run 1:
## chipmunk
module chipmunk
	#(parameter addrSize = 12)
	(input clk,
	 input reset,
	 input [addrSize-1:0] startPC,
	 input [7:0] dataBus,
	 output [7:0] dataBusWrite,
	 output reg [addrSize-1:0] addrBus,
	 output weMem,
	 output done);
clock: 5.0 ns
lec_check: 0
abc_area: 0
cap_margin: 20
core_margin: 2
core_utilization: 50
cts_cluster_diameter: 262
cts_cluster_size: 98
place_density_lb_addon: 0.04
slew_margin: 20
tns_end_percent: 15
run.sh (not shown) runs the stock make flow with config.mk's settings and CLKGATE_MAP_FILE=.
Relative to run 1, the following input files were edited for run 2:
Settings: CORE_UTILIZATION now 33, was 50; TNS_END_PERCENT no longer set, was 15; PLACE_DENSITY_LB_ADDON no longer set, was 0.04; CTS_CLUSTER_DIAMETER no longer set, was 262; CTS_CLUSTER_SIZE no longer set, was 98; ABC_AREA no longer set, was 0; the clock period (ns, I/O delays scaled along) now 4.69, was 5.0.
## What came out
- Against run 1, run 2 reports a count of cells along the worst register-to-register path that is lower.
- When run 2 is measured against run 1, its setup slack turns out 99 ps lower.
- Looking at cell count after placement, run 2 sits 142 higher than run 1 does.
- Of run 2 and run 1, the higher met2 layer wire length in the routed design belongs to run 1.
- Summary of run 2 over run 1: final clock period utilization by the worst path rose 1.7 points; global-route wire length before repair lower.
- Run 2 vs run 1, library cell contributing the largest single delay on the critical path: sky130_fd_sc_hd__edfxtp_1 vs sky130_fd_sc_hd__ha_1
- The lower die height of run 2 and run 1 is in run 1.
- For depth of the worst hold-timing path, run 1 and run 2 come out practically identical.
- Of run 2 and run 1, it is run 2 that has the higher clock tree buffer count of the final layout.
- The total buffers and inverters traversed by the critical path number comes out higher for run 1 vs run 2.
Modified inputs, run 3 compared to run 2
Settings: a change of CORE_UTILIZATION from 33 to 65; a change of the clock period (ns, I/O delays scaled along) from 4.69 to 3.87.
Findings:
Run 2 finished every stage and its layout cleared the timing, design-rule and antenna checks. Complete run, failing final checks: run 3, reason setup timing. Run 2 → run 3: total number of placement rows lower, first-pass GRT wire length higher, part of the power in combinational logic higher, actual slew at the worst max-slew pin higher, layout overhead on the synthesized area higher. Run 3 vs run 2, core utilization went up by 44 points. Routed length on met3 for run 3: 44% up relative to run 2.
### run 3 -> run 4
Settings: SETUP_SLACK_MARGIN now 1.34, previously not set; CORE_UTILIZATION now 40, was 65; the clock period (ns, I/O delays scaled along) now 4.69, was 3.87.
## What came out
Compared with run 3, run 4 shows met1 track demand over resource in global routing lower by 18 points. Final non-filler cell area in run 4 is 160 µm² below run 3. Every run in run 3 and run 4 closed cleanly, with the single exception of run 3. Although it ran to completion, run 3 produced a layout that fails the final checks because of setup timing. Run 3 -> run 4: wire length decreased by a few percent. Worst slack after detailed placement improves in run 4 relative to run 3. Compared with run 3, in run 4 chip area in the Yosys report barely changed; final cell count climbed 3.3%; share of power burned in the clock network climbed 3.9 points. | combinational cell fraction of total power | run 4 vs run 3 | 5.6 points lower |.


Starting RTL as in the previous note.
Settings: LEC_CHECK=0, ABC_AREA=1, CAP_MARGIN=40, CORE_MARGIN=2, CORE_UTILIZATION=72, CTS_CLUSTER_DIAMETER=231, CTS_CLUSTER_SIZE=15, PLACE_DENSITY=0.84, SLEW_MARGIN=20; clock period 2.72 ns.
The first run failed in 4_1_cts.
==> next run, changes <==
CAP_MARGIN = 20   (was 40)
CORE_UTILIZATION = 68   (was 72)
PLACE_DENSITY = unset   (was 0.84)
Effect:
- With this change the flow died in 5_1_grt on GRT-0116
- area after synthesis stays the same
- die area went up by 5.7%
- synthesized cell count stays the same
==> next run, changes <==
PLACE_DENSITY = 0.35   (was unset)
SETUP_SLACK_MARGIN = 0.79   (was unset)
=>
- The new run stopped in 4_1_cts, error DPL-0038
- die size does not change
- synthesized cell count does not change
- synthesized area does not change
==> next run, changes <==
CTS_CLUSTER_DIAMETER = unset   (was 231)
CTS_CLUSTER_SIZE = unset   (was 15)
PLACE_DENSITY = 0.36   (was 0.35)
SETUP_SLACK_MARGIN = unset   (was 0.79)
clock period = 4.17 ns   (was 2.72 ns; I/O delays follow)
With this change the flow produced a clean layout.
Die area does not change.
Synthesized area stays the same.
Synthesized cell count does not change.
==> next run, changes <==
CTS_CLUSTER_DIAMETER = 377   (was unset)
CTS_CLUSTER_SIZE = 99   (was unset)
clock period = 2.79 ns   (was 4.17 ns; I/O delays follow)
With this change the flow ended with an error in 5_1_grt.
Area after synthesis is unchanged.
Die size is unchanged.
Synthesized cell count is unchanged.
Power is estimated from default activity; no workload was simulated.
